[design/flow/design.v]
`timescale 1ns/1ps
module top(
	input clk,
	input rst,
	input valid,
	input dir,
	input signed [31:0] n,
	output [31:0] zeroCount,
	output signed [31:0] xOut
);
	reg signed [31:0] xReg;
	wire signed [31:0] xNext;
	always @(posedge clk or posedge rst)begin
		if(rst) xReg<=32'sd50;
		else if(valid) xReg<=xNext;
	end
	assign xOut=xReg;
	wire signed[31:0] signedN;
	assign signedN=dir? n: -n;
	wire signed [31:0] addOut;
	wire signed [31:0] modOut;
	wire signed [31:0] normOut;
	wire zeroHit;
	adder uAdd(.a(xReg), .b(signedN), .sum(addOut));
	modulo uMod(.in(addOut), .out(modOut));
	normalize uNorm(.in(modOut), .out(normOut));
	comparator uCmp(.in(normOut), .zero(zeroHit));
	assign xNext=normOut;
	counter uCnt(
		.clk(clk),
		.rst(rst),
		.inc(valid&zeroHit),
		.count(zeroCount)
	);
endmodule
module adder(
	input signed [31:0] a,
	input signed [31:0] b,
	output signed [31:0] sum
);
	assign sum=a+b;
endmodule
module modulo(
	input signed [31:0] in,
	output signed [31:0] out
);
	assign out=in%100;
endmodule
module normalize(
	input signed [31:0] in,
	output signed [31:0] out
);
	assign out=(in<0)? (in+100): in;
endmodule
module comparator(
	input signed [31:0] in,
	output zero
);
	assign zero = (in==0);
endmodule
module counter(
	input clk,
	input rst,
	input inc,
	output reg [31:0] count
);
	always @(posedge clk or posedge rst)begin
		if(rst) count<=32'd0;
		else if(inc) count<=count+1;
	end
endmodule
[design/flow/run.sh]
#!/bin/bash
# the make line also repeats each setting of config.mk as NAME=value (left out here)
make -C /OpenROAD-flow-scripts/flow DESIGN_CONFIG=/design/flow/config.mk WORK_HOME=/design/flow/orfs CLKGATE_MAP_FILE= finish
[design/flow/config.mk]
export PLATFORM = sky130hd
export DESIGN_NAME = top
export DESIGN_NICKNAME = top
export VERILOG_FILES = /design/flow/design.v
export SDC_FILE = /design/flow/constraint.sdc
export NUM_CORES = 4
export LEC_CHECK = 0
export CAP_MARGIN = 20
export CORE_MARGIN = 2
export CORE_UTILIZATION = 40
export SLEW_MARGIN = 20
[design/flow/constraint.sdc]
create_clock -name core_clock -period 24.0 [get_ports {clk}]
set_input_delay 4.8000 -clock core_clock [delete_from_list [all_inputs] [get_ports {clk}]]
set_output_delay 4.8000 -clock core_clock [all_outputs]
set_load 0.01 [all_outputs]
==> out/qor.txt, run 1 <==
top sig layer = met4
Core Util, Final = 0.673
DRC Markers = 0
Post-DP HPWL = 39100 µm
Largest logic family = AND-OR/OR-AND gates
Worst setup SP type = input port
# setup viols final = 61
floorplan-stage core utilization = 0.407
PortBufs = 99
WP depth = 92
Final Cell Area = 0.0226 mm²
WL met1 = 22900 µm
multiplexer share of the synthesized area = 0.0322
die span in x = 189 µm
MaxCap Viol Count = 0
CP Buf/Inv Count = 16
Worst Path Required = 24.25 ns
Area leader share = 0.112
met3 wire len = 2300 µm
Placer Congestion = 0.971
min cycle time layout = 25.20 ns
vias post-DR = 16.8k
main flop type = dfrtp_1
Synth Register Bits = 64
CTS Buffer Depth = 2
yosys warns = 2
YS chip area = 0.0136 mm²
syn_nets = 1806
WL per Instance = 17.7 µm
Root Buffer = clkbuf_16
CTS tree = done
count leader, synth = nor2_1
XORs/XNORs by Area = 0.113
Post-Place Worst Slack = -2.11 ns
num rows = 67
total track usage = 0.282
critical path endpoint category = flop
total die area = 0.0356 mm²
CTS Sinks = 64
final hold slack = 0.471 ns
Final WS setup = -1.20 ns
die height = 189 µm
Reg-to-Reg End = uCnt.count[19]$_DFFE_PP0P_
H-tree depth reported by CTS = 3
area fraction in compound gates = 0.393
synth unique cells = 141
SO Faults = setup timing
Mapped Avg Cell Area = 7.88 µm²
Final Hold Viols = 0
CTS Buf Count = 9
Worst Min Path Start = uCnt.count[31]$_DFFE_PP0P_
hold path depth = 1
# diodes = 0
first-pass GRT wire length = 84000 µm
ANT nets after route = 0
R2R Path Start = xReg[1]$_DFFE_PP1P_
Post-DP Area = 0.0201 mm²
Seq share, synth = 0.118
Post-synth ARST share = 1.00
hold endpoint = uCnt.count[31]$_DFFE_PP0P_
Fmax = 0.0397 GHz
Iteration-0 DRC Markers = 1174
largest fanout on the critical path = 8
R2R cell count = 87
master of the slowest instance on the critical path = or4b_1
Slew Viols, Final = 0
Yosys top cell by area = dfrtp_1
Ports = 100
largest net degree at the start of global routing = 65
first-pass detailed-route iteration total = 6
Post-synth EDFFs = 0
tool warnings = 32
critical path arrival = 25.45 ns
simple share = 0.262
FA/HA/MAJ Cells, Area Fraction = 0.0433
Gate Count Post-Synth = 1730
final wirelength = 51900 µm
synth cell count leaders = nor2_1 (203), nand2_1 (131), a21oi_1 (113)
clock-pin slew on the worst setup and hold paths = 0.06 ns
final period utilization = 1.05
delay of the slowest critical-path stage = 0.61 ns
reg2reg setup slack = 3.81 ns
clk ins delay skew pair = 0.34 ns
Synth Cell Area = 0.0136 mm²
Area Growth Syn to Fin = 65.6%
status = finished with violations
Core ar. = 0.0335 mm²
critical path's most frequent cell = buf_4
crit path to = uCnt.count[19]$_DFFE_PP0P_
Vias/cell = 5.76
Worst-Margin Slew = 1.14 ns
worst-case clock skew = 0.0108 ns
aggregate global routing overflow = 0
NumNets Final = 2546
largest cells by area after synthesis = dfrtp_1 (11%), a2111oi_4 (6.7%), xor2_1 (5.7%)
RSZ-0062 raised after global routing = yes
Critical Path Start = n[3]
met2 wire len = 25000 µm
initial antenna violation count = 0
worst rel slew slack = 0.234
cells in synth_stat.txt = 1730
hold crit path type = reg -> reg
delay-heaviest family, CP = AND-OR/OR-AND gates
vias in the first global route = 16.8k
critical path class = in -> reg
[layer usage]
metal | vias up | GRT usage
li1 | 8179 | -
met1 | 8047 | 0.361
met2 | 499 | 0.487
met3 | 98 | 0.0332
met4 | 0 | 0.105
met5 | - | 0
[final cells by class]
class	count	area, µm²
multi-input combinational	1566	13400
fill	2731	11000
timing repair buffer	794	6570
sequential	64	1610
tap	448	561
clock buffer	9	225
inverter	35	134
clock inverter	7	103
[through the flow]
stage | TNS, ns | std cells
final | -54.62 | 2923
after CTS | -46.26 | 2894
after global placement | -81.70 | 2800
after floorplan | -12.53 | 1730
after global routing | -107.70 | 2923
after detailed placement | -113.09 | 2800
[what timing repair did]
item | in CTS | in global routing
resized | 199 | 116
endpoints found under the setup margin | 62 | 62
pin swaps | 149 | 93
setup buffers | 75 | 30
hold buffers | 0 | 0
gates cloned | 6 | 0
==> run 2, diff against run 1 <==
Settings changed: CELL_PAD_IN_SITES_DETAIL_PLACEMENT set to 2, CELL_PAD_IN_SITES_GLOBAL_PLACEMENT set to 1, CORE_ASPECT_RATIO set to 1.84, CORE_MARGIN 2 to 8, CORE_UTILIZATION 40 to 20, CTS_CLUSTER_DIAMETER set to 330, CTS_CLUSTER_SIZE set to 37, GPL_ROUTABILITY_DRIVEN set to 0, GPL_TIMING_DRIVEN set to 0, HOLD_SLACK_MARGIN set to 0.16, MAX_ROUTING_LAYER set to met5, MIN_ROUTING_LAYER set to met1, PLACE_DENSITY set to 0.41, SLEW_MARGIN 20 to 15, TNS_END_PERCENT set to 35.
Clock period 24.0 ns to 21.2 ns, I/O delays scaled along.
==> out/qor.txt, run 2 <==
status = finished with violations
SO Faults = setup timing
top sig layer = met4
critical path endpoint category = flop
reg2reg setup slack = -0.22 ns
die span in x = 208 µm
Worst-Margin Slew = 1.09 ns
largest cells by area after synthesis = dfrtp_1 (11%), a2111oi_4 (6.7%), xor2_1 (5.7%)
register area = 0.00161 mm²
CP Buf/Inv Count = 20
master of the slowest instance on the critical path = or4b_4
vias post-DR = 16.0k
ANT nets after route = 0
delay of the slowest critical-path stage = 0.64 ns
tool warnings = 32
Synth Cell Area = 0.0136 mm²
hold_buf cts = 0
R2R cell count = 89
count leader, synth = nor2_1
# setup viols final = 62
XORs/XNORs by Area = 0.113
die height = 370 µm
largest fanout on the critical path = 10
main flop type = dfrtp_1
Post-synth ARST share = 1.00
first-pass GRT wire length = 106000 µm
Worst Path Required = 21.48 ns
Core Util, Final = 0.326
YS chip area = 0.0136 mm²
FA/HA/MAJ Cells, Area Fraction = 0.0433
filler cell count = 7394
met3 wire len = 1030 µm
H-tree depth reported by CTS = 3
Mapped Avg Cell Area = 7.88 µm²
Largest logic family = AND-OR/OR-AND gates
Comb area = 0.0146 mm²
Vias/cell = 5.25
Yosys top cell by area = dfrtp_1
initial antenna violation count = 0
synth unique cells = 141
final wirelength = 69200 µm
Area Growth Syn to Fin = 62.1%
met2 wire len = 41700 µm
Fmax = 0.0389 GHz
Layout Cells excl Fill = 3047
hold crit path type = reg -> reg
CTS tree = done
Worst Min Path Start = uCnt.count[31]$_DFFE_PP0P_
largest net degree at the start of global routing = 47
Critical Path Start = n[5]
Post-synth EDFFs = 0
total track usage = 0.173
delay-heaviest family, CP = AND-OR/OR-AND gates
hold endpoint = uCnt.count[31]$_DFFE_PP0P_
WL met1 = 24300 µm
RSZ-0062 raised after global routing = yes
Cells after DPL = 2687
Seq share, synth = 0.118
worst rel slew slack = 0.265
NumNets Final = 2259
CTS Buffer Depth = 2
critical path arrival = 25.98 ns
clk ins delay skew pair = 0.36 ns
Post-DP HPWL = 52500 µm
DRC Markers = 0
Core ar. = 0.0678 mm²
final period utilization = 1.21
hold path depth = 1
first-pass detailed-route iteration total = 4
CTS Sinks = 64
Iteration-0 DRC Markers = 384
Final TNS setup = -264.19 ns
crit path to = uCnt.count[18]$_DFFE_PP0P_
Slew Viols, Final = 0
Final Hold Viols = 0
Synth Register Bits = 64
Ports = 100
yosys warns = 2
PortBufs = 98
simple share = 0.262
WP depth = 94
WL per Instance = 22.7 µm
CTS Buf Count = 9
min cycle time layout = 25.70 ns
aggregate global routing overflow = 0
num rows = 130
multiplexer share of the synthesized area = 0.0322
clock-pin slew on the worst setup and hold paths = 0.05 ns
R2R Path Start = xReg[1]$_DFFE_PP1P_
total die area = 0.0772 mm²
Worst setup SP type = input port
area fraction in compound gates = 0.393
synth cell count leaders = nor2_1 (203), nand2_1 (131), a21oi_1 (113)
cells in synth_stat.txt = 1730
critical path's most frequent cell = buf_4
floorplan-stage core utilization = 0.201
worst-case clock skew = 0.00895 ns
vias in the first global route = 18.1k
MaxCap Viol Count = 0
Gate Count Post-Synth = 1730
Reg-to-Reg End = uCnt.count[18]$_DFFE_PP0P_
critical path class = in -> reg
Root Buffer = clkbuf_16
Final WS setup = -4.50 ns
Area leader share = 0.112
syn_nets = 1806
## run 2: repair_timing
action,CTS,global route
endpoints found under the hold margin,0,0
buffers inserted,239,105
setup endpoints to repair,62,62
gates cloned,4,3
gates resized,392,173
pin swaps,173,135
## run 2: stage by stage
stage	area, µm²	worst slack [ns]	hold WS, ns
2_1_floorplan	14400	-2.65	0.504
3_3_place_gp	16400	-8.72	0.462
3_5_place_dp	16500	-8.94	0.461
4_1_cts	20400	-4.34	0.476
5_1_grt	22100	-5.33	0.483
6_report	22100	-4.50	0.473
## run 2: layout make-up
type                       count  share of cell area
tap                          858              0.0486
timing repair buffer         449               0.174
buffer                        60              0.0266
clock buffer                  13              0.0118
multi-input combinational   1564               0.659
antenna                        1            0.000113
sequential                    64              0.0726
clock inverter                 3            0.000792
inverter                      35             0.00606
## run 2: metal layers
layer / GRT usage / vias to the layer above
met1: 0.164 / 8119
met3: 0.0137 / 92
met5: 0 / -
li1: - / 7577
met2: 0.374 / 194
met4: 0.0547 / 0
==> run 3, diff against run 2 <==
Settings changed: ABC_AREA set to 1, CELL_PAD_IN_SITES_DETAIL_PLACEMENT 2 to 0, CELL_PAD_IN_SITES_GLOBAL_PLACEMENT 1 to 0, CORE_ASPECT_RATIO 1.84 to unset, CORE_MARGIN 8 to 2, CORE_UTILIZATION 20 to 71, CTS_CLUSTER_DIAMETER 330 to 234, GPL_TIMING_DRIVEN 0 to unset, HOLD_SLACK_MARGIN 0.16 to 0.3, SETUP_SLACK_MARGIN set to -0.79, SLEW_MARGIN 15 to 20, TNS_END_PERCENT 35 to 100.
Clock period 21.2 ns to 19.3 ns, I/O delays scaled along.
==> out/qor.txt, run 3 <==
Ports = 100
floorplan-stage core utilization = 0.727
die span in x = 140 µm
Root Buffer = clkbuf_16
Run Error = [ERROR GRT-0232] Routing congestion too high. Check the congestion heatmap in the GUI.
status = aborted with a tool error
Core ar. = 0.0180 mm²
CTS Sinks = 64
num rows = 49
count leader, synth = nand2_1
largest cells by area after synthesis = nand2_1 (16%), dfrtp_1 (12%), nand2_2 (8.8%)
yosys warns = 2
area fraction in compound gates = 0.0682
Yosys top cell by area = nand2_1
total die area = 0.0195 mm²
synth cell count leaders = nand2_1 (574), inv_1 (258), nand2_2 (185)
synth unique cells = 60
Mapped Avg Cell Area = 6.18 µm²
Cells after DPL = 2658
Post-DP HPWL = 31000 µm
Post-synth ARST share = 1.00
Synth Register Bits = 64
main flop type = dfrtp_1
CTS Buffer Depth = 2
Post-synth EDFFs = 0
simple share = 0.588
Synth Cell Area = 0.0131 mm²
FA/HA/MAJ Cells, Area Fraction = 0.0388
Largest logic family = simple AND/OR/NAND/NOR gates
Area leader share = 0.165
multiplexer share of the synthesized area = 0
Seq share, synth = 0.123
XORs/XNORs by Area = 0.0695
Gate Count Post-Synth = 2118
CTS Buf Count = 9
die height = 140 µm
YS chip area = 0.0131 mm²
total track usage = 0.753
Fail Step = global routing (5_1_grt)
PortBufs = 99
H-tree depth reported by CTS = 3
cells in synth_stat.txt = 2118
aggregate global routing overflow = 6
syn_nets = 2194
[run 3: per-layer routing]
layer / GRT overflow / GRT usage
met1: 0 / 0.738
met2: 1 / 0.950
met3: 1 / 0.577
met4: 4 / 0.773
met5: 0 / 0.206
[run 3: per-stage QoR]
step / setup WS (ns) / hold WS, ns / cell area, µm²
floorplan: 0.687 / 0.498 / 13100
global placement: -0.522 / 0.495 / 16000
detailed placement: -1.52 / 0.503 / 16000
CTS: -0.792 / 0.536 / 17200
[run 3: repair_timing]
action / in CTS
hold buffers: 0
pin swaps: 53
gates resized: 148
setup buffers: 28
cloned: 2
setup endpoints to repair: 62
endpoints found under the hold margin: 0
==> run 4, diff against run 3 <==
Settings changed: ABC_AREA 1 to unset, CELL_PAD_IN_SITES_DETAIL_PLACEMENT 0 to unset, CELL_PAD_IN_SITES_GLOBAL_PLACEMENT 0 to unset, CORE_UTILIZATION 71 to 69, CTS_CLUSTER_DIAMETER 234 to unset, CTS_CLUSTER_SIZE 37 to unset, GPL_ROUTABILITY_DRIVEN 0 to unset, HOLD_SLACK_MARGIN 0.3 to unset, MAX_ROUTING_LAYER met5 to unset, MIN_ROUTING_LAYER met1 to unset, PLACE_DENSITY 0.41 to unset, SETUP_SLACK_MARGIN -0.79 to unset, TNS_END_PERCENT 100 to 10.
Clock period 19.3 ns to 17.2 ns, I/O delays scaled along.
==> out/qor.txt, run 4 <==
status = aborted with a tool error
Fail Step = detailed placement (3_5_place_dp)
Run Error = [ERROR DPL-0038] Utilization greater than 100%, impossible to legalize
yosys warns = 2
Area leader share = 0.112
cells in synth_stat.txt = 1730
die height = 145 µm
synth unique cells = 141
Post-synth ARST share = 1.00
floorplan-stage core utilization = 0.703
multiplexer share of the synthesized area = 0.0322
syn_nets = 1806
largest cells by area after synthesis = dfrtp_1 (11%), a2111oi_4 (6.7%), xor2_1 (5.7%)
main flop type = dfrtp_1
Seq share, synth = 0.118
Placer Congestion = 1.02
Largest logic family = AND-OR/OR-AND gates
die span in x = 145 µm
FA/HA/MAJ Cells, Area Fraction = 0.0433
Synth Register Bits = 64
Post-synth EDFFs = 0
num rows = 51
Synth Cell Area = 0.0136 mm²
Mapped Avg Cell Area = 7.88 µm²
total die area = 0.0209 mm²
Ports = 100
simple share = 0.262
count leader, synth = nor2_1
YS chip area = 0.0136 mm²
Gate Count Post-Synth = 1730
Yosys top cell by area = dfrtp_1
XORs/XNORs by Area = 0.113
area fraction in compound gates = 0.393
PortBufs = 99
synth cell count leaders = nor2_1 (203), nand2_1 (131), a21oi_1 (113)
Core ar. = 0.0194 mm²
-- run 4: through the flow --
step	area, µm²	hold WS, ns
after floorplan	14400	0.504
after global placement	20200	0.467
==> run 5, diff against run 4 <==
Settings changed: CORE_UTILIZATION 69 to 71, CTS_CLUSTER_SIZE set to 31, SETUP_SLACK_MARGIN set to -0.3, TNS_END_PERCENT 10 to unset.
Clock period 17.2 ns to 27.6 ns, I/O delays scaled along.
==> out/qor.txt, run 5 <==
status = finished with violations
worst-case clock skew = 0.0115 ns
die span in x = 143 µm
H-tree depth reported by CTS = 3
Placer Congestion = 0.999
first-pass GRT wire length = 72800 µm
SO Faults = setup timing
area fraction in compound gates = 0.393
# setup viols final = 48
Area leader share = 0.112
Worst Path Required = 27.82 ns
delay of the slowest critical-path stage = 0.68 ns
simple share = 0.262
Seq share, synth = 0.118
Worst-Margin Slew = 1.12 ns
Synth Cell Area = 0.0136 mm²
Post-synth ARST share = 1.00
total die area = 0.0203 mm²
yosys warns = 2
cells in synth_stat.txt = 1730
PortBufs = 99
hold endpoint = uCnt.count[31]$_DFFE_PP0P_
XORs/XNORs by Area = 0.113
Gate Count Post-Synth = 1730
multiplexer share of the synthesized area = 0.0322
WL per Instance = 24.2 µm
master of the slowest instance on the critical path = nor3_1
initial antenna violation count = 2
hold crit path type = reg -> reg
Fmax = 0.0355 GHz
Worst Min Path Start = uCnt.count[31]$_DFFE_PP0P_
tool warnings = 31
Mapped Avg Cell Area = 7.88 µm²
NumNets Final = 1996
clk ins delay skew pair = 0.34 ns
final period utilization = 1.02
vias in the first global route = 14.7k
Area Growth Syn to Fin = 24.3%
CTS Buffer Depth = 2
largest net degree at the start of global routing = 65
Largest logic family = AND-OR/OR-AND gates
largest cells by area after synthesis = dfrtp_1 (11%), a2111oi_4 (6.7%), xor2_1 (5.7%)
R2R cell count = 83
first-pass detailed-route iteration total = 10
Critical Path Start = n[11]
FA/HA/MAJ Cells, Area Fraction = 0.0433
MaxCap Viol Count = 0
critical path endpoint category = flop
Yosys top cell by area = dfrtp_1
aggregate global routing overflow = 0
total track usage = 0.433
synth unique cells = 141
Vias/cell = 7.85
WP depth = 84
Root Buffer = clkbuf_16
hold_buf cts = 0
Final Hold Viols = 0
critical path class = in -> reg
Iteration-0 DRC Markers = 2362
Synth Register Bits = 64
min cycle time layout = 28.18 ns
hold path depth = 1
Ports = 100
register area = 0.00161 mm²
Post-DP HPWL = 31300 µm
Core ar. = 0.0188 mm²
final wirelength = 52300 µm
filler cell count = 833
Post-DP Area = 0.0152 mm²
vias post-DR = 17.0k
crit path to = uCnt.count[1]$_DFFE_PP0P_
num rows = 50
count leader, synth = nor2_1
critical path's most frequent cell = buf_4
Slew Viols, Final = 0
synth cell count leaders = nor2_1 (203), nand2_1 (131), a21oi_1 (113)
clock-pin slew on the worst setup and hold paths = 0.07 ns
Final TNS setup = -16.35 ns
CP Buf/Inv Count = 9
worst rel slew slack = 0.247
die height = 143 µm
R2R Path Start = xReg[0]$_DFFE_PP0P_
floorplan-stage core utilization = 0.727
Core Util, Final = 0.903
CTS tree = done
CTS Buf Count = 9
Worst setup SP type = input port
delay-heaviest family, CP = AND-OR/OR-AND gates
Final WS setup = -0.582 ns
Post-synth EDFFs = 0
YS chip area = 0.0136 mm²
syn_nets = 1806
Post-Place Worst Slack = -0.796 ns
CTS Sinks = 64
Reg-to-Reg End = uCnt.count[1]$_DFFE_PP0P_
Final Cell Area = 0.0170 mm²
largest fanout on the critical path = 9
critical path arrival = 28.40 ns
reg2reg setup slack = 5.32 ns
main flop type = dfrtp_1
Comb area = 0.0125 mm²
DRC Markers = 0
ANT nets after route = 0
[run 5: layout make-up]
type | count | share of cell area
Sequential cell | 64 | 0.0947
Clock buffer | 9 | 0.0133
Antenna cell | 3 | 0.000443
Multi-Input combinational cell | 1566 | 0.735
Inverter | 35 | 0.00775
Clock inverter | 7 | 0.00605
Timing Repair Buffer | 244 | 0.126
Tap cell | 234 | 0.0173
[run 5: timing repair]
item / 4_1_cts / 5_1_grt
gates cloned: 0 / 3
resized: 12 / 163
setup buffers: 3 / 55
pin swaps: 1 / 62
setup endpoints to repair: 32 / 62
[run 5: per-layer routing]
layer	vias up	track usage	share of wire
li1	7097	-	-
met1	7781	0.525	0.35
met2	1605	0.735	0.45
met3	491	0.0757	0.12
met4	0	0.221	0.080
met5	-	0	0
[run 5: through the flow]
stage	hold WS, ns	instances
floorplan	0.504	1730
global placement	0.475	2082
detailed placement	0.482	2082
CTS	0.496	2101
global route	0.510	2160
finish	0.501	2162
==> run 6, diff against run 5 <==
Settings changed: CORE_UTILIZATION 71 to 69, CTS_CLUSTER_SIZE 31 to 99, SETUP_SLACK_MARGIN -0.3 to unset.
Clock period 27.6 ns to 27.7 ns, I/O delays scaled along.
==> out/qor.txt, run 6 <==
XORs/XNORs by Area = 0.113
filler cell count = 1035
clock-pin slew on the worst setup and hold paths = 0.06 ns
delay-heaviest family, CP = AND-OR/OR-AND gates
global routing usage on met2 = 0.672
Post-synth ARST share = 1.00
vias in the first global route = 13.6k
die span in x = 145 µm
Area leader share = 0.112
Final TNS setup = -4.13 ns
Placer Congestion = 1.00
clk ins delay skew pair = 0.34 ns
simple share = 0.262
CTS Buf Count = 9
main flop type = dfrtp_1
crit path to = uCnt.count[28]$_DFFE_PP0P_
hold_buf cts = 0
delay of the slowest critical-path stage = 0.56 ns
hold crit path type = reg -> reg
area fraction in compound gates = 0.393
WP depth = 82
hold path depth = 1
first-pass GRT wire length = 66800 µm
ANT nets after route = 0
die height = 145 µm
grt met3 use = 0.0517
vias post-DR = 16.2k
CTS Sinks = 64
Core ar. = 0.0194 mm²
Fmax = 0.0357 GHz
Root Buffer = clkbuf_16
H-tree depth reported by CTS = 3
register area = 0.00161 mm²
CTS tree = done
Post-synth EDFFs = 0
PortBufs = 99
synth cell count leaders = nor2_1 (203), nand2_1 (131), a21oi_1 (113)
CP Buf/Inv Count = 5
CTS Buffer Depth = 2
Largest logic family = AND-OR/OR-AND gates
Layout Cells excl Fill = 2168
Critical Path Start = n[3]
final period utilization = 1.01
hold endpoint = uCnt.count[31]$_DFFE_PP0P_
num rows = 51
SO Faults = setup timing
min cycle time layout = 27.98 ns
floorplan-stage core utilization = 0.703
critical path class = in -> reg
Reg-to-Reg End = uCnt.count[28]$_DFFE_PP0P_
Mapped Avg Cell Area = 7.88 µm²
Slew Viols, Final = 0
Area Growth Syn to Fin = 25.7%
largest fanout on the critical path = 7
R2R Path Start = xReg[1]$_DFFE_PP1P_
R2R cell count = 77
critical path endpoint category = flop
MaxCap Viol Count = 0
Ports = 100
Synth Register Bits = 64
worst rel slew slack = 0.187
DRC Markers = 0
Worst Path Required = 27.94 ns
YS chip area = 0.0136 mm²
reg2reg setup slack = 5.63 ns
tool warnings = 32
FA/HA/MAJ Cells, Area Fraction = 0.0433
NumNets Final = 1974
Seq share, synth = 0.118
busiest grt layer = met2
Comb area = 0.0128 mm²
initial antenna violation count = 1
total track usage = 0.390
first-pass detailed-route iteration total = 6
aggregate global routing overflow = 0
Worst Min Path Start = uCnt.count[31]$_DFFE_PP0P_
yosys warns = 2
synth unique cells = 141
Iteration-0 DRC Markers = 1643
status = finished with violations
master of the slowest instance on the critical path = clkdlybuf4s50_1
Post-DP HPWL = 31300 µm
Gate Count Post-Synth = 1730
critical path arrival = 28.22 ns
Worst-Margin Slew = 1.21 ns
# setup viols final = 31
Synth Cell Area = 0.0136 mm²
count leader, synth = nor2_1
syn_nets = 1806
Cells after DPL = 2093
Final Hold Viols = 0
cells in synth_stat.txt = 1730
worst-case clock skew = 0.00623 ns
Vias/cell = 7.46
final wirelength = 49500 µm
Worst setup SP type = input port
Final WS setup = -0.284 ns
largest cells by area after synthesis = dfrtp_1 (11%), a2111oi_4 (6.7%), xor2_1 (5.7%)
WL per Instance = 22.9 µm
multiplexer share of the synthesized area = 0.0322
GR Util met1 = 0.484
total die area = 0.0209 mm²
Yosys top cell by area = dfrtp_1
largest net degree at the start of global routing = 65
run 6: layout make-up:
cell class                 count  area share
tap                          265      0.0193
clock inverter                 6     0.00496
multi-input combinational   1566       0.746
inverter                      35     0.00767
timing repair buffer         222       0.115
clock buffer                   9      0.0131
antenna                        1    0.000146
sequential                    64      0.0937
run 6: metal layers:
metal  wire length (µm)  up-vias
met5                  0        -
met4               3040        0
met3               4880      322
met2              23500     1265
met1              18100     7548
li1                   -     7044
run 6: repair_timing:
item / 4_1_cts / 5_1_grt
setup endpoints to repair: 33 / 62
endpoints found under the hold margin: 0 / 0
gates cloned: 0 / 2
buffers inserted: 4 / 53
pin swaps: 3 / 69
resized: 16 / 211
run 6: metrics by stage:
stage	instance area, µm²	hold slack (ns)	setup WS (ns)	util
floorplan	13600	0.504	1.52	-
global placement	15200	0.460	-0.231	0.781
detailed placement	15200	0.477	-0.861	0.781
CTS	15600	0.496	0.0289	0.804
global route	17100	0.501	-1.03	0.883
finish	17100	0.496	-0.284	0.883
==> run 7, diff against run 6 <==
Settings changed: ABC_AREA set to 1, CORE_ASPECT_RATIO set to 0.5, CORE_UTILIZATION 69 to 72, CTS_CLUSTER_DIAMETER set to 50, CTS_CLUSTER_SIZE 99 to 10, PLACE_DENSITY set to 0.42, SETUP_SLACK_MARGIN set to 4.42, SLEW_MARGIN 20 to 30, TNS_END_PERCENT set to 10.
Clock period 27.7 ns to 14.9 ns, I/O delays scaled along.
==> out/qor.txt, run 7 <==
floorplan-stage core utilization = 0.745
Placer Congestion = 1.02
Area leader share = 0.165
FA/HA/MAJ Cells, Area Fraction = 0.0388
Gate Count Post-Synth = 2118
Post-synth ARST share = 1.00
Cells after DPL = 2757
Fail Step = clock tree synthesis (4_1_cts)
PortBufs = 99
die height = 99.4 µm
cells in synth_stat.txt = 2118
largest cells by area after synthesis = nand2_1 (16%), dfrtp_1 (12%), nand2_2 (8.8%)
Run Error = [ERROR DPL-0038] Utilization greater than 100%, impossible to legalize
num rows = 34
Post-DP HPWL = 41000 µm
YS chip area = 0.0131 mm²
Post-synth EDFFs = 0
Synth Cell Area = 0.0131 mm²
synth unique cells = 60
count leader, synth = nand2_1
Synth Register Bits = 64
Mapped Avg Cell Area = 6.18 µm²
syn_nets = 2194
die span in x = 195 µm
main flop type = dfrtp_1
Seq share, synth = 0.123
total die area = 0.0193 mm²
multiplexer share of the synthesized area = 0
XORs/XNORs by Area = 0.0695
Ports = 100
area fraction in compound gates = 0.0682
Yosys top cell by area = nand2_1
status = aborted with a tool error
yosys warns = 2
Largest logic family = simple AND/OR/NAND/NOR gates
Core ar. = 0.0176 mm²
synth cell count leaders = nand2_1 (574), inv_1 (258), nand2_2 (185)
simple share = 0.588
[run 7: per-stage QoR]
step                utilization  area (µm²)  TNS, ns  setup WS, ns
detailed placement        0.958       16800  -332.91         -5.67
global placement          0.958       16800  -230.60         -3.84
floorplan                     -       13200  -151.10         -2.62
==> run 8, diff against run 7 <==
Settings changed: ABC_AREA 1 to unset, CORE_ASPECT_RATIO 0.5 to unset, CORE_UTILIZATION 72 to 70, CTS_CLUSTER_DIAMETER 50 to unset, CTS_CLUSTER_SIZE 10 to 37, PLACE_DENSITY 0.42 to unset, SETUP_SLACK_MARGIN 4.42 to unset, SLEW_MARGIN 30 to 20, TNS_END_PERCENT 10 to unset.
Clock period 14.9 ns to 15.5 ns, I/O delays scaled along.
==> out/qor.txt, run 8 <==
status = aborted with a tool error
Fail Step = detailed placement (3_5_place_dp)
Run Error = [ERROR DPL-0038] Utilization greater than 100%, impossible to legalize
Area leader share = 0.112
floorplan-stage core utilization = 0.708
Post-synth EDFFs = 0
total die area = 0.0206 mm²
Synth Register Bits = 64
die span in x = 144 µm
Mapped Avg Cell Area = 7.88 µm²
num rows = 51
Yosys top cell by area = dfrtp_1
Ports = 100
synth cell count leaders = nor2_1 (203), nand2_1 (131), a21oi_1 (113)
Post-synth ARST share = 1.00
PortBufs = 99
Core ar. = 0.0193 mm²
area fraction in compound gates = 0.393
die height = 144 µm
FA/HA/MAJ Cells, Area Fraction = 0.0433
Synth Cell Area = 0.0136 mm²
simple share = 0.262
Seq share, synth = 0.118
cells in synth_stat.txt = 1730
yosys warns = 2
XORs/XNORs by Area = 0.113
Placer Congestion = 0.995
multiplexer share of the synthesized area = 0.0322
count leader, synth = nor2_1
synth unique cells = 141
Largest logic family = AND-OR/OR-AND gates
Gate Count Post-Synth = 1730
syn_nets = 1806
main flop type = dfrtp_1
YS chip area = 0.0136 mm²
largest cells by area after synthesis = dfrtp_1 (11%), a2111oi_4 (6.7%), xor2_1 (5.7%)
==> run 8: stage by stage <==
| stage | hold WS (ns) | instances | area [µm²] |
|---|---|---|---|
| after floorplan | 0.504 | 1730 | 14400 |
| after global placement | 0.458 | 2657 | 20100 |
==> run 9, diff against run 8 <==
Settings changed: ABC_AREA set to 0, CELL_PAD_IN_SITES_GLOBAL_PLACEMENT set to 0, CORE_ASPECT_RATIO set to 0.5, CORE_MARGIN 2 to 6, CORE_UTILIZATION 70 to 62, CTS_CLUSTER_DIAMETER set to 77, CTS_CLUSTER_SIZE 37 to 98, GPL_ROUTABILITY_DRIVEN set to 0, SETUP_SLACK_MARGIN set to -1.18, TNS_END_PERCENT set to 15.
Clock period 15.5 ns to 34.0 ns, I/O delays scaled along.
==> out/qor.txt, run 9 <==
Post-synth EDFFs = 0
clock-pin slew on the worst setup and hold paths = 0.06 ns
multiplexer share of the synthesized area = 0.0322
vias post-DR = 14.3k
Ports = 100
H-tree depth reported by CTS = 3
Final Hold Viols = 0
CTS tree = done
hold crit path type = reg -> reg
NumNets Final = 1863
busiest grt layer = met2
Final TNS setup = 0 ns
reg2reg setup slack = 8.69 ns
Gate Count Post-Synth = 1730
Fmax = 0.0302 GHz
setup repair bufs after CTS = 0
GR Util met1 = 0.412
first-pass GRT wire length = 64200 µm
Critical Path Start = n[6]
synth unique cells = 141
ANT nets after route = 0
cells in synth_stat.txt = 1730
hold endpoint = uCnt.count[31]$_DFFE_PP0P_
Area Growth Syn to Fin = 10.5%
WP depth = 80
die height = 117 µm
final wirelength = 40200 µm
DRC Markers = 0
Area leader share = 0.112
Worst-Margin Slew = 0.994 ns
MaxCap Viol Count = 0
critical path endpoint category = flop
main flop type = dfrtp_1
critical path arrival = 33.29 ns
num rows = 37
worst-case clock skew = 0.00986 ns
area fraction in compound gates = 0.393
hold path depth = 1
count leader, synth = nor2_1
Worst setup SP type = input port
Seq share, synth = 0.118
PortBufs = 99
# diodes = 0
total track usage = 0.288
Mapped Avg Cell Area = 7.88 µm²
# setup viols final = 0
Worst Path Required = 34.20 ns
Synth Register Bits = 64
Post-DP HPWL = 31200 µm
global routing usage on met2 = 0.457
largest net degree at the start of global routing = 65
Core ar. = 0.0210 mm²
CTS Buffer Depth = 2
R2R cell count = 76
grt met3 use = 0.0577
R2R Path Start = xReg[1]$_DFFE_PP1P_
critical path's most frequent cell = o21ai_1
Vias/cell = 6.86
tool warnings = 31
final hold slack = 0.481 ns
yosys warns = 2
CP Buf/Inv Count = 3
Yosys top cell by area = dfrtp_1
Post-synth ARST share = 1.00
Gates resized, CTS repair = 0
Largest logic family = AND-OR/OR-AND gates
crit path to = uCnt.count[23]$_DFFE_PP0P_
FA/HA/MAJ Cells, Area Fraction = 0.0433
Post-Place Worst Slack = 0.860 ns
die span in x = 222 µm
Iteration-0 DRC Markers = 1755
WL per Instance = 19.3 µm
critical path class = in -> reg
simple share = 0.262
CTS Sinks = 64
delay of the slowest critical-path stage = 0.81 ns
aggregate global routing overflow = 0
Root Buffer = clkbuf_16
status = no timing/DRC/antenna violations
CTS Buf Count = 9
delay-heaviest family, CP = AND-OR/OR-AND gates
YS chip area = 0.0136 mm²
first-pass detailed-route iteration total = 5
Worst Min Path Start = uCnt.count[31]$_DFFE_PP0P_
final period utilization = 0.973
syn_nets = 1806
floorplan-stage core utilization = 0.649
initial antenna violation count = 3
hold_buf cts = 0
vias in the first global route = 12.8k
worst rel slew slack = 0.335
clk ins delay skew pair = 0.34 ns
Reg-to-Reg End = uCnt.count[23]$_DFFE_PP0P_
total die area = 0.0259 mm²
master of the slowest instance on the critical path = nor4b_4
Synth Cell Area = 0.0136 mm²
largest fanout on the critical path = 17
min cycle time layout = 33.09 ns
Final WS setup = 0.906 ns
synth cell count leaders = nor2_1 (203), nand2_1 (131), a21oi_1 (113)
XORs/XNORs by Area = 0.113
largest cells by area after synthesis = dfrtp_1 (11%), a2111oi_4 (6.7%), xor2_1 (5.7%)
Slew Viols, Final = 0
## run 9: cell type report
class / instances / area [µm²]
Sequential cell: 64 / 1610
Inverter: 35 / 131
Multi-Input combinational cell: 1564 / 11500
Fill cell: 1713 / 5950
Clock inverter: 7 / 100
Clock buffer: 9 / 225
Timing Repair Buffer: 113 / 1090
Tap cell: 292 / 365
## run 9: layer usage
metal,up-vias,share of wire
met5,-,0.0010
met4,6,0.012
met3,58,0.092
met2,700,0.43
met1,6728,0.46
li1,6800,-
## run 9: through the flow
stage	instances	area [µm²]	util
after floorplan	1730	13600	-
after CTS	2082	15100	0.716
after detailed placement	2066	14700	0.701
after global placement	2066	14700	0.701
after global routing	2084	15100	0.717
final	2084	15100	0.717
==> run 10, diff against run 9 <==
Settings changed: ABC_AREA 0 to unset, CELL_PAD_IN_SITES_GLOBAL_PLACEMENT 0 to unset, CORE_ASPECT_RATIO 0.5 to unset, CORE_MARGIN 6 to 2, CORE_UTILIZATION 62 to 58, CTS_CLUSTER_DIAMETER 77 to unset, CTS_CLUSTER_SIZE 98 to unset, GPL_ROUTABILITY_DRIVEN 0 to unset, SETUP_SLACK_MARGIN -1.18 to 4.84, TNS_END_PERCENT 15 to unset.
Clock period 34.0 ns to 18.5 ns, I/O delays scaled along.
==> out/qor.txt, run 10 <==
Yosys top cell by area = dfrtp_1
Synth Register Bits = 64
Largest logic family = AND-OR/OR-AND gates
die span in x = 157 µm
Placer Congestion = 0.969
num rows = 56
die height = 157 µm
yosys warns = 2
synth cell count leaders = nor2_1 (203), nand2_1 (131), a21oi_1 (113)
syn_nets = 1806
Gate Count Post-Synth = 1730
multiplexer share of the synthesized area = 0.0322
Post-synth EDFFs = 0
Run Error = [ERROR DPL-0033] detailed placement checks failed during check placement.
PortBufs = 99
synth unique cells = 141
Area leader share = 0.112
simple share = 0.262
largest cells by area after synthesis = dfrtp_1 (11%), a2111oi_4 (6.7%), xor2_1 (5.7%)
Fail Step = clock tree synthesis (4_1_cts)
area fraction in compound gates = 0.393
FA/HA/MAJ Cells, Area Fraction = 0.0433
Synth Cell Area = 0.0136 mm²
cells in synth_stat.txt = 1730
main flop type = dfrtp_1
YS chip area = 0.0136 mm²
Core ar. = 0.0233 mm²
Seq share, synth = 0.118
Cells after DPL = 2707
Post-synth ARST share = 1.00
Post-DP HPWL = 42600 µm
floorplan-stage core utilization = 0.586
total die area = 0.0248 mm²
status = aborted with a tool error
Mapped Avg Cell Area = 7.88 µm²
Ports = 100
XORs/XNORs by Area = 0.113
count leader, synth = nor2_1
run 10: per-stage QoR:
| step | worst slack [ns] | instance area [µm²] | TNS [ns] |
|---|---|---|---|
| after floorplan | -4.77 | 14400 | -273.76 |
| after global placement | -5.92 | 20200 | -349.20 |
| after detailed placement | -6.83 | 20200 | -398.71 |
==> run 11, diff against run 10 <==
Settings changed: CELL_PAD_IN_SITES_GLOBAL_PLACEMENT set to 0, CORE_MARGIN 2 to 10, CORE_UTILIZATION 58 to 18, GPL_TIMING_DRIVEN set to 0, PLACE_DENSITY_LB_ADDON set to 0.06, SETUP_SLACK_MARGIN 4.84 to -1.43, SLEW_MARGIN 20 to 30.
Clock period 18.5 ns to 33.7 ns, I/O delays scaled along.
==> out/qor.txt, run 11 <==
Mapped Avg Cell Area = 7.88 µm²
Worst Path Required = 33.92 ns
cells in synth_stat.txt = 1730
Fmax = 0.0309 GHz
total die area = 0.0872 mm²
MaxCap Viol Count = 0
Root Buffer = clkbuf_16
delay of the slowest critical-path stage = 0.77 ns
Post-synth ARST share = 1.00
delay-heaviest family, CP = AND-OR/OR-AND gates
worst rel slew slack = 0.375
Vias/cell = 4.90
Core ar. = 0.0748 mm²
crit path to = uCnt.count[21]$_DFFE_PP0P_
FA/HA/MAJ Cells, Area Fraction = 0.0433
Placer Congestion = 0.781
NumNets Final = 1916
hold endpoint = uCnt.count[31]$_DFFE_PP0P_
critical path class = in -> reg
Worst-Margin Slew = 0.923 ns
initial antenna violation count = 4
Gates resized, CTS repair = 0
master of the slowest instance on the critical path = a2111oi_1
floorplan-stage core utilization = 0.182
Area Growth Syn to Fin = 18.6%
WP depth = 83
Final TNS setup = 0 ns
main flop type = dfrtp_1
Post-DP HPWL = 43900 µm
worst-case clock skew = 0.0112 ns
vias in the first global route = 13.8k
synth unique cells = 141
first-pass GRT wire length = 83900 µm
Seq share, synth = 0.118
Yosys top cell by area = dfrtp_1
status = no timing/DRC/antenna violations
min cycle time layout = 32.32 ns
Iteration-0 DRC Markers = 698
final period utilization = 0.959
CTS Sinks = 64
YS chip area = 0.0136 mm²
synth cell count leaders = nor2_1 (203), nand2_1 (131), a21oi_1 (113)
critical path arrival = 32.53 ns
clk ins delay skew pair = 0.35 ns
Layout Cells excl Fill = 2815
Worst Min Path Start = uCnt.count[31]$_DFFE_PP0P_
Synth Cell Area = 0.0136 mm²
setup repair bufs after CTS = 0
Post-synth EDFFs = 0
Reg-to-Reg End = uCnt.count[21]$_DFFE_PP0P_
num rows = 100
syn_nets = 1806
simple share = 0.262
R2R cell count = 78
Cells after DPL = 2798
multiplexer share of the synthesized area = 0.0322
Final WS setup = 1.38 ns
area fraction in compound gates = 0.393
count leader, synth = nor2_1
die height = 295 µm
# setup viols final = 0
CTS Buffer Depth = 2
first-pass detailed-route iteration total = 5
CP Buf/Inv Count = 8
Post-Place Worst Slack = 1.03 ns
hold crit path type = reg -> reg
XORs/XNORs by Area = 0.113
hold_buf cts = 0
vias post-DR = 13.8k
filler cell count = 8357
die span in x = 295 µm
largest fanout on the critical path = 10
CTS Buf Count = 9
Largest logic family = AND-OR/OR-AND gates
WL per Instance = 18.9 µm
Synth Register Bits = 64
tool warnings = 29
largest net degree at the start of global routing = 43
final wirelength = 53100 µm
largest cells by area after synthesis = dfrtp_1 (11%), a2111oi_4 (6.7%), xor2_1 (5.7%)
DRC Markers = 0
CTS tree = done
Worst setup SP type = input port
reg2reg setup slack = 9.18 ns
Slew Viols, Final = 0
critical path endpoint category = flop
ANT nets after route = 0
Ports = 100
Gate Count Post-Synth = 1730
final hold slack = 0.471 ns
clock-pin slew on the worst setup and hold paths = 0.06 ns
Area leader share = 0.112
hold path depth = 1
PortBufs = 98
Critical Path Start = n[6]
R2R Path Start = xReg[1]$_DFFE_PP1P_
total track usage = 0.120
H-tree depth reported by CTS = 3
Final Hold Viols = 0
aggregate global routing overflow = 0
yosys warns = 2
run 11: metrics by stage:
stage                      util  area (µm²)
after detailed placement  0.212       15900
final                     0.216       16200
after CTS                 0.216       16200
after floorplan               -       13600
after global placement    0.212       15800
after global routing      0.216       16200
run 11: layer usage:
layer  vias up  wire length, µm  track usage
li1       6920                -            -
met4         8              271       0.0152
met1      6635            25100        0.157
met2       214            25300        0.204
met3        25             2300       0.0235
met5         -               50            0
run 11: cell type report:
class | count | area, µm² | area share
antenna | 1 | 2.50 | 0.000155
timing repair buffer | 99 | 1010 | 0.0624
buffer | 67 | 388 | 0.0240
inverter | 35 | 134 | 0.00828
tap | 969 | 1210 | 0.0750
multi-input combinational | 1564 | 11500 | 0.713
sequential | 64 | 1610 | 0.0992
clock buffer | 12 | 246 | 0.0152
clock inverter | 4 | 45.0 | 0.00278
==> run 12, diff against run 11 <==
Settings changed: ABC_AREA set to 1, CELL_PAD_IN_SITES_DETAIL_PLACEMENT set to 2, CELL_PAD_IN_SITES_GLOBAL_PLACEMENT 0 to 1, CORE_ASPECT_RATIO set to 1.84, CORE_MARGIN 10 to 8, CORE_UTILIZATION 18 to 20, CTS_CLUSTER_DIAMETER set to 330, CTS_CLUSTER_SIZE set to 37, GPL_ROUTABILITY_DRIVEN set to 0, HOLD_SLACK_MARGIN set to 0.16, MAX_ROUTING_LAYER set to met5, MIN_ROUTING_LAYER set to met1, PLACE_DENSITY set to 0.41, PLACE_DENSITY_LB_ADDON 0.06 to unset, SETUP_SLACK_MARGIN -1.43 to unset, SLEW_MARGIN 30 to 15, TNS_END_PERCENT set to 100.
Clock period 33.7 ns to 48.4 ns, I/O delays scaled along.
==> out/qor.txt, run 12 <==
status = no timing/DRC/antenna violations
Worst setup SP type = input port
num rows = 127
Comb area = 0.0100 mm²
syn_nets = 2194
die height = 363 µm
final wirelength = 56600 µm
synth cell count leaders = nand2_1 (574), inv_1 (258), nand2_2 (185)
# diodes = 0
worst-case clock skew = 0.00817 ns
tool warnings = 29
Root Buffer = clkbuf_16
Worst Path Required = 48.61 ns
# setup viols final = 0
Critical Path Start = n[0]
Final TNS setup = 0 ns
Synth Cell Area = 0.0131 mm²
hold endpoint = xReg[5]$_DFFE_PP1P_
met3 wire len = 1130 µm
filler cell count = 7855
Area leader share = 0.165
multiplexer share of the synthesized area = 0
hold crit path type = reg -> reg
critical path endpoint category = flop
Seq share, synth = 0.123
final period utilization = 0.598
MaxCap Viol Count = 0
H-tree depth reported by CTS = 3
largest net degree at the start of global routing = 51
Post-synth ARST share = 1.00
Largest logic family = simple AND/OR/NAND/NOR gates
PortBufs = 98
CTS tree = done
worst rel slew slack = 0.426
initial antenna violation count = 1
CP Buf/Inv Count = 8
FA/HA/MAJ Cells, Area Fraction = 0.0388
crit path to = xReg[24]$_DFFE_PP0P_
CTS Buf Count = 9
Post-DP HPWL = 51100 µm
RSZ-0062 raised after global routing = no
Slew Viols, Final = 0
first-pass GRT wire length = 88200 µm
simple share = 0.588
Iteration-0 DRC Markers = 284
WL per Instance = 18.4 µm
Final Hold Viols = 0
clk ins delay skew pair = 0.36 ns
Gate Count Post-Synth = 2118
NumNets Final = 2304
min cycle time layout = 28.96 ns
total track usage = 0.153
synth unique cells = 60
total die area = 0.0743 mm²
Synth Register Bits = 64
critical path arrival = 29.17 ns
register area = 0.00161 mm²
Worst-Margin Slew = 0.853 ns
DRC Markers = 0
R2R Path Start = xReg[0]$_DFFE_PP0P_
master of the slowest instance on the critical path = clkbuf_1
top sig layer = met4
Final WS setup = 19.44 ns
Area Growth Syn to Fin = 18.0%
CTS Sinks = 64
hold path depth = 2
R2R cell count = 139
reg2reg setup slack = 30.47 ns
clock-pin slew on the worst setup and hold paths = 0.06 ns
WP depth = 149
delay-heaviest family, CP = simple AND/OR/NAND/NOR gates
WL met1 = 17800 µm
YS chip area = 0.0131 mm²
largest cells by area after synthesis = nand2_1 (16%), dfrtp_1 (12%), nand2_2 (8.8%)
cells in synth_stat.txt = 2118
Reg-to-Reg End = xReg[24]$_DFFE_PP0P_
CTS Buffer Depth = 2
critical path class = in -> reg
Worst Min Path Start = xReg[5]$_DFFE_PP1P_
Vias/cell = 4.55
vias in the first global route = 16.0k
delay of the slowest critical-path stage = 0.55 ns
area fraction in compound gates = 0.0682
setup repair bufs after CTS = 0
Yosys top cell by area = nand2_1
hold_buf cts = 0
count leader, synth = nand2_1
Mapped Avg Cell Area = 6.18 µm²
largest fanout on the critical path = 10
critical path's most frequent cell = nand2_4
floorplan-stage core utilization = 0.201
vias post-DR = 14.0k
XORs/XNORs by Area = 0.0695
Core ar. = 0.0650 mm²
Post-Place Worst Slack = 18.40 ns
first-pass detailed-route iteration total = 4
yosys warns = 2
die span in x = 205 µm
main flop type = dfrtp_1
Ports = 100
Fmax = 0.0345 GHz
Gates resized, CTS repair = 0
aggregate global routing overflow = 0
met2 wire len = 35100 µm
Post-synth EDFFs = 0
ANT nets after route = 0
run 12: per-stage QoR:
step                hold WS [ns]  instance area (µm²)   util  std cells
finish                     0.523                15500  0.238       3071
global route               0.575                15500  0.238       3071
CTS                        0.528                15500  0.238       3071
detailed placement         0.518                15200  0.233       3055
global placement           0.507                15100  0.233       3054
floorplan                  0.498                13100      -       2118
run 12: final cells by class:
type | count | area share
multi-input combinational | 1706 | 0.648
clock buffer | 11 | 0.0157
timing repair buffer | 99 | 0.0653
inverter | 321 | 0.0809
clock inverter | 5 | 0.00364
sequential | 64 | 0.104
buffer | 27 | 0.0146
tap | 838 | 0.0678
run 12: per-layer routing:
metal | global-route usage | vias up
li1 | - | 6950
met1 | 0.125 | 6801
met2 | 0.339 | 157
met3 | 0.0149 | 73
met4 | 0.0722 | 0
met5 | 0 | -
==> run 13, diff against run 12 <==
Settings changed: CELL_PAD_IN_SITES_DETAIL_PLACEMENT 2 to unset, CELL_PAD_IN_SITES_GLOBAL_PLACEMENT 1 to unset, CORE_ASPECT_RATIO 1.84 to unset, CORE_MARGIN 8 to 2, CORE_UTILIZATION 20 to 71, CTS_CLUSTER_DIAMETER 330 to 250, CTS_CLUSTER_SIZE 37 to 57, GPL_ROUTABILITY_DRIVEN 0 to unset, GPL_TIMING_DRIVEN 0 to unset, HOLD_SLACK_MARGIN 0.16 to -0.09, MAX_ROUTING_LAYER met5 to unset, MIN_ROUTING_LAYER met1 to unset, PLACE_DENSITY 0.41 to 0.37, SLEW_MARGIN 15 to 20, TNS_END_PERCENT 100 to 5.
Clock period 48.4 ns to 21.8 ns, I/O delays scaled along.
==> out/qor.txt, run 13 <==
Mapped Avg Cell Area = 6.18 µm²
floorplan-stage core utilization = 0.727
status = aborted with a tool error
die height = 140 µm
Largest logic family = simple AND/OR/NAND/NOR gates
Synth Register Bits = 64
CTS Sinks = 64
H-tree depth reported by CTS = 3
syn_nets = 2194
simple share = 0.588
Post-DP HPWL = 26800 µm
Root Buffer = clkbuf_16
YS chip area = 0.0131 mm²
Core ar. = 0.0180 mm²
count leader, synth = nand2_1
total die area = 0.0195 mm²
Placer Congestion = 0.965
PortBufs = 99
hold_buf cts = 0
Seq share, synth = 0.123
multiplexer share of the synthesized area = 0
yosys warns = 2
Post-synth ARST share = 1.00
Gate Count Post-Synth = 2118
Yosys top cell by area = nand2_1
die span in x = 140 µm
cells in synth_stat.txt = 2118
synth cell count leaders = nand2_1 (574), inv_1 (258), nand2_2 (185)
XORs/XNORs by Area = 0.0695
area fraction in compound gates = 0.0682
main flop type = dfrtp_1
CTS Buf Count = 9
Ports = 100
Area leader share = 0.165
synth unique cells = 60
num rows = 49
Post-synth EDFFs = 0
FA/HA/MAJ Cells, Area Fraction = 0.0388
Post-DP Area = 0.0142 mm²
Fail Step = global routing (5_1_grt)
Synth Cell Area = 0.0131 mm²
largest cells by area after synthesis = nand2_1 (16%), dfrtp_1 (12%), nand2_2 (8.8%)
CTS Buffer Depth = 2
==> run 13: through the flow <==
stage	setup slack (ns)	std cells	hold WS (ns)
2_1_floorplan	2.69	2118	0.498
3_3_place_gp	0.250	2424	0.498
3_5_place_dp	-0.491	2424	0.496
4_1_cts	0.0981	2444	0.507
==> run 13: what timing repair did <==
item / CTS
hold endpoints to repair: 0
gates cloned: 1
setup buffers: 3
gates resized: 3
pin swaps: 1
setup endpoints to repair: 43
==> run 14, diff against run 13 <==
Settings changed: ABC_AREA 1 to 0, CAP_MARGIN 20 to 15, CELL_PAD_IN_SITES_DETAIL_PLACEMENT set to 2, CORE_ASPECT_RATIO set to 1.53, CORE_UTILIZATION 71 to 48, CTS_CLUSTER_DIAMETER 250 to unset, CTS_CLUSTER_SIZE 57 to 39, GPL_ROUTABILITY_DRIVEN set to 0, GPL_TIMING_DRIVEN set to 1, HOLD_SLACK_MARGIN -0.09 to unset, MAX_ROUTING_LAYER set to met4, MIN_ROUTING_LAYER set to met2, PLACE_DENSITY 0.37 to unset, SETUP_SLACK_MARGIN set to 2.38, SLEW_MARGIN 20 to 40, TNS_END_PERCENT 5 to unset.
Clock period 21.8 ns to 48.2 ns, I/O delays scaled along.
==> out/qor.txt, run 14 <==
main flop type = dfrtp_1
num rows = 76
die span in x = 140 µm
cells in synth_stat.txt = 1730
die height = 212 µm
Post-synth ARST share = 1.00
Area leader share = 0.112
yosys warns = 2
Synth Register Bits = 64
Post-DP HPWL = 52500 µm
Yosys top cell by area = dfrtp_1
Core ar. = 0.0281 mm²
Ports = 100
floorplan-stage core utilization = 0.486
count leader, synth = nor2_1
FA/HA/MAJ Cells, Area Fraction = 0.0433
Post-synth EDFFs = 0
status = aborted with a tool error
total die area = 0.0298 mm²
PortBufs = 99
XORs/XNORs by Area = 0.113
synth unique cells = 141
multiplexer share of the synthesized area = 0.0322
area fraction in compound gates = 0.393
Largest logic family = AND-OR/OR-AND gates
YS chip area = 0.0136 mm²
synth cell count leaders = nor2_1 (203), nand2_1 (131), a21oi_1 (113)
largest cells by area after synthesis = dfrtp_1 (11%), a2111oi_4 (6.7%), xor2_1 (5.7%)
Gate Count Post-Synth = 1730
Fail Step = clock tree synthesis (4_1_cts)
syn_nets = 1806
Synth Cell Area = 0.0136 mm²
Run Error = [ERROR DPL-0033] detailed placement checks failed during check placement.
Seq share, synth = 0.118
simple share = 0.262
Mapped Avg Cell Area = 7.88 µm²
## run 14: metrics by stage
stage / cells / utilization / hold WS [ns] / setup WS [ns] / cell area (µm²)
floorplan: 1730 / - / 0.504 / 17.92 / 13600
global placement: 2126 / 0.529 / 0.470 / 12.64 / 14800
detailed placement: 2126 / 0.530 / 0.479 / 10.24 / 14900
==> run 15, diff against run 14 <==
Settings changed: ABC_AREA 0 to 1, CAP_MARGIN 15 to 20, CELL_PAD_IN_SITES_DETAIL_PLACEMENT 2 to unset, CORE_ASPECT_RATIO 1.53 to 1.75, CORE_UTILIZATION 48 to 71, CTS_CLUSTER_DIAMETER set to 232, CTS_CLUSTER_SIZE 39 to 71, GPL_ROUTABILITY_DRIVEN 0 to unset, GPL_TIMING_DRIVEN 1 to unset, MAX_ROUTING_LAYER met4 to unset, MIN_ROUTING_LAYER met2 to unset, PLACE_DENSITY set to 0.35, SETUP_SLACK_MARGIN 2.38 to unset, SLEW_MARGIN 40 to 20.
Clock period 48.2 ns to 20.8 ns, I/O delays scaled along.
==> out/qor.txt, run 15 <==
yosys warns = 2
simple share = 0.588
Ports = 100
YS chip area = 0.0131 mm²
die height = 184 µm
Yosys top cell by area = nand2_1
multiplexer share of the synthesized area = 0
num rows = 65
floorplan-stage core utilization = 0.725
Root Buffer = clkbuf_16
Synth Cell Area = 0.0131 mm²
syn_nets = 2194
count leader, synth = nand2_1
synth cell count leaders = nand2_1 (574), inv_1 (258), nand2_2 (185)
Post-synth ARST share = 1.00
Run Error = [ERROR GRT-0232] Routing congestion too high. Check the congestion heatmap in the GUI.
PortBufs = 99
Seq share, synth = 0.123
Synth Register Bits = 64
die span in x = 107 µm
H-tree depth reported by CTS = 3
Post-synth EDFFs = 0
status = aborted with a tool error
largest cells by area after synthesis = nand2_1 (16%), dfrtp_1 (12%), nand2_2 (8.8%)
CTS Sinks = 64
cells in synth_stat.txt = 2118
Gate Count Post-Synth = 2118
Post-DP HPWL = 30300 µm
XORs/XNORs by Area = 0.0695
aggregate global routing overflow = 1116
hold_buf cts = 0
total die area = 0.0196 mm²
CTS Buffer Depth = 2
FA/HA/MAJ Cells, Area Fraction = 0.0388
CTS Buf Count = 9
total track usage = 0.909
Area leader share = 0.165
Placer Congestion = 1.03
Mapped Avg Cell Area = 6.18 µm²
Core ar. = 0.0181 mm²
synth unique cells = 60
area fraction in compound gates = 0.0682
Largest logic family = simple AND/OR/NAND/NOR gates
Fail Step = global routing (5_1_grt)
main flop type = dfrtp_1
-- run 15: metrics by stage --
| stage | setup WS (ns) | cells | instance area [µm²] |
|---|---|---|---|
| 2_1_floorplan | 1.89 | 2118 | 13100 |
| 3_3_place_gp | -0.0616 | 2469 | 14500 |
| 3_5_place_dp | -0.740 | 2469 | 14500 |
| 4_1_cts | 0.00300 | 2505 | 15200 |
-- run 15: per-layer routing --
| layer | overflow | GRT usage |
|---|---|---|
| met2 | 825 | 1.19 |
| met4 | 276 | 1.08 |
| met1 | 10 | 0.816 |
| met5 | 0 | 0.124 |
| met3 | 5 | 0.646 |
-- run 15: what timing repair did --
action / 4_1_cts
resized: 50
gates cloned: 2
pin swaps: 33
buffers inserted: 18
endpoints found under the setup margin: 57
==> run 16, diff against run 15 <==
Settings changed: ABC_AREA 1 to unset, CORE_ASPECT_RATIO 1.75 to unset, CORE_UTILIZATION 71 to 66, CTS_CLUSTER_DIAMETER 232 to unset, CTS_CLUSTER_SIZE 71 to unset, PLACE_DENSITY 0.35 to unset, SETUP_SLACK_MARGIN set to 3.39, TNS_END_PERCENT set to 5.
Clock period 20.8 ns to 11.6 ns, I/O delays scaled along.
==> out/qor.txt, run 16 <==
Post-synth ARST share = 1.00
synth unique cells = 141
Ports = 100
multiplexer share of the synthesized area = 0.0322
syn_nets = 1806
cells in synth_stat.txt = 1730
YS chip area = 0.0136 mm²
count leader, synth = nor2_1
Synth Register Bits = 64
die span in x = 148 µm
simple share = 0.262
total die area = 0.0218 mm²
XORs/XNORs by Area = 0.113
Largest logic family = AND-OR/OR-AND gates
Core ar. = 0.0202 mm²
Area leader share = 0.112
synth cell count leaders = nor2_1 (203), nand2_1 (131), a21oi_1 (113)
Run Error = [ERROR DPL-0038] Utilization greater than 100%, impossible to legalize
largest cells by area after synthesis = dfrtp_1 (11%), a2111oi_4 (6.7%), xor2_1 (5.7%)
Synth Cell Area = 0.0136 mm²
floorplan-stage core utilization = 0.674
Gate Count Post-Synth = 1730
Yosys top cell by area = dfrtp_1
Seq share, synth = 0.118
Post-synth EDFFs = 0
status = aborted with a tool error
Placer Congestion = 1.02
Mapped Avg Cell Area = 7.88 µm²
main flop type = dfrtp_1
Fail Step = detailed placement (3_5_place_dp)
num rows = 52
die height = 148 µm
PortBufs = 99
area fraction in compound gates = 0.393
FA/HA/MAJ Cells, Area Fraction = 0.0433
yosys warns = 2
==> run 16: stage by stage <==
step           TNS [ns]  cells
2_1_floorplan   -622.69   1730
3_3_place_gp    -676.27   2706
==> run 17, diff against run 16 <==
Settings changed: CELL_PAD_IN_SITES_DETAIL_PLACEMENT set to 2, CELL_PAD_IN_SITES_GLOBAL_PLACEMENT set to 1, CORE_UTILIZATION 66 to 20, CTS_CLUSTER_DIAMETER set to 330, CTS_CLUSTER_SIZE set to 37, GPL_ROUTABILITY_DRIVEN set to 0, MAX_ROUTING_LAYER set to met5, MIN_ROUTING_LAYER set to met2, PLACE_DENSITY set to 0.41, SETUP_SLACK_MARGIN 3.39 to unset, TNS_END_PERCENT 5 to 100.
Clock period 11.6 ns to 21.2 ns, I/O delays scaled along.
==> out/qor.txt, run 17 <==
Gate Count Post-Synth = 1730
Post-DP HPWL = 55000 µm
master of the slowest instance on the critical path = or4_4
critical path arrival = 26.02 ns
Ports = 100
YS chip area = 0.0136 mm²
final period utilization = 1.22
Mapped Avg Cell Area = 7.88 µm²
SO Faults = setup timing
R2R Path Start = xReg[1]$_DFFE_PP1P_
count leader, synth = nor2_1
Post-synth ARST share = 1.00
simple share = 0.262
total track usage = 0.297
CP Buf/Inv Count = 19
Worst-Margin Slew = 1.24 ns
clock-pin slew on the worst setup and hold paths = 0.06 ns
multiplexer share of the synthesized area = 0.0322
Worst Path Required = 21.46 ns
Reg-to-Reg End = uCnt.count[9]$_DFFE_PP0P_
WP depth = 95
Critical Path Start = n[2]
clk ins delay skew pair = 0.35 ns
R2R cell count = 90
Iteration-0 DRC Markers = 2566
Seq share, synth = 0.118
hold endpoint = uCnt.count[31]$_DFFE_PP0P_
Worst setup SP type = input port
Vias/cell = 7.04
delay of the slowest critical-path stage = 0.53 ns
CTS Sinks = 64
Area leader share = 0.112
ANT nets after route = 0
critical path endpoint category = flop
final hold slack = 0.497 ns
XORs/XNORs by Area = 0.113
Area Growth Syn to Fin = 80.6%
CTS Buf Count = 9
floorplan-stage core utilization = 0.203
MaxCap Viol Count = 0
Post-synth EDFFs = 0
first-pass GRT wire length = 111000 µm
PortBufs = 99
CTS tree = done
vias post-DR = 24.5k
Final Hold Viols = 0
tool warnings = 32
area fraction in compound gates = 0.393
hold crit path type = reg -> reg
DRC Markers = 0
Final WS setup = -4.56 ns
syn_nets = 1806
die height = 265 µm
cells in synth_stat.txt = 1730
met2 wire len = 40700 µm
Final Cell Area = 0.0246 mm²
Worst Min Path Start = uCnt.count[31]$_DFFE_PP0P_
worst rel slew slack = 0.169
top sig layer = met5
crit path to = uCnt.count[9]$_DFFE_PP0P_
NumNets Final = 2685
Yosys top cell by area = dfrtp_1
num rows = 95
met3 wire len = 29000 µm
CTS Buffer Depth = 2
Slew Viols, Final = 0
delay-heaviest family, CP = AND-OR/OR-AND gates
Root Buffer = clkbuf_16
main flop type = dfrtp_1
initial antenna violation count = 0
Synth Register Bits = 64
Core ar. = 0.0673 mm²
reg2reg setup slack = -0.15 ns
first-pass detailed-route iteration total = 6
aggregate global routing overflow = 0
H-tree depth reported by CTS = 3
largest fanout on the critical path = 6
vias in the first global route = 29.1k
min cycle time layout = 25.76 ns
die span in x = 265 µm
Synth Cell Area = 0.0136 mm²
# setup viols final = 62
largest net degree at the start of global routing = 65
FA/HA/MAJ Cells, Area Fraction = 0.0433
Fmax = 0.0388 GHz
status = finished with violations
WL per Instance = 20.9 µm
RSZ-0062 raised after global routing = yes
largest cells by area after synthesis = dfrtp_1 (11%), a2111oi_4 (6.7%), xor2_1 (5.7%)
hold path depth = 1
Largest logic family = AND-OR/OR-AND gates
yosys warns = 2
critical path class = in -> reg
WL met1 = 0 µm
synth cell count leaders = nor2_1 (203), nand2_1 (131), a21oi_1 (113)
synth unique cells = 141
worst-case clock skew = 0.00575 ns
final wirelength = 72900 µm
critical path's most frequent cell = buf_4
Post-DP Area = 0.0214 mm²
total die area = 0.0703 mm²
-- run 17: cell type report --
| cell class | instances | area, µm² |
|---|---|---|
| diodes | 2 | 5.00 |
| clock buffers | 11 | 243 |
| inverters | 35 | 134 |
| flip-flops and latches | 64 | 1610 |
| clock inverters | 4 | 45.0 |
| multi-input cells | 1564 | 13800 |
| well taps | 873 | 1090 |
| fillers | 7471 | 42700 |
| repair buffers | 935 | 7660 |
-- run 17: timing repair --
item	in CTS	in global routing
buffers inserted	73	75
cloned	2	0
endpoints found under the setup margin	62	62
resized	215	184
pin swaps	144	149
hold buffers	0	0
hold endpoints to repair	0	0
-- run 17: metrics by stage --
stage / instances / setup slack, ns / util / TNS [ns]
floorplan: 1730 / -2.61 / - / -139.84
global placement: 3321 / -4.96 / 0.318 / -288.97
detailed placement: 3321 / -5.39 / 0.318 / -314.28
CTS: 3410 / -3.99 / 0.344 / -232.98
global route: 3486 / -5.44 / 0.366 / -323.37
finish: 3488 / -4.56 / 0.366 / -270.06
-- run 17: per-layer routing --
metal  up-vias  GRT usage
met1      8494          -
met4        14     0.0261
met5         -     0.0263
li1       8386          -
met2      7254      0.376
met3       391      0.395
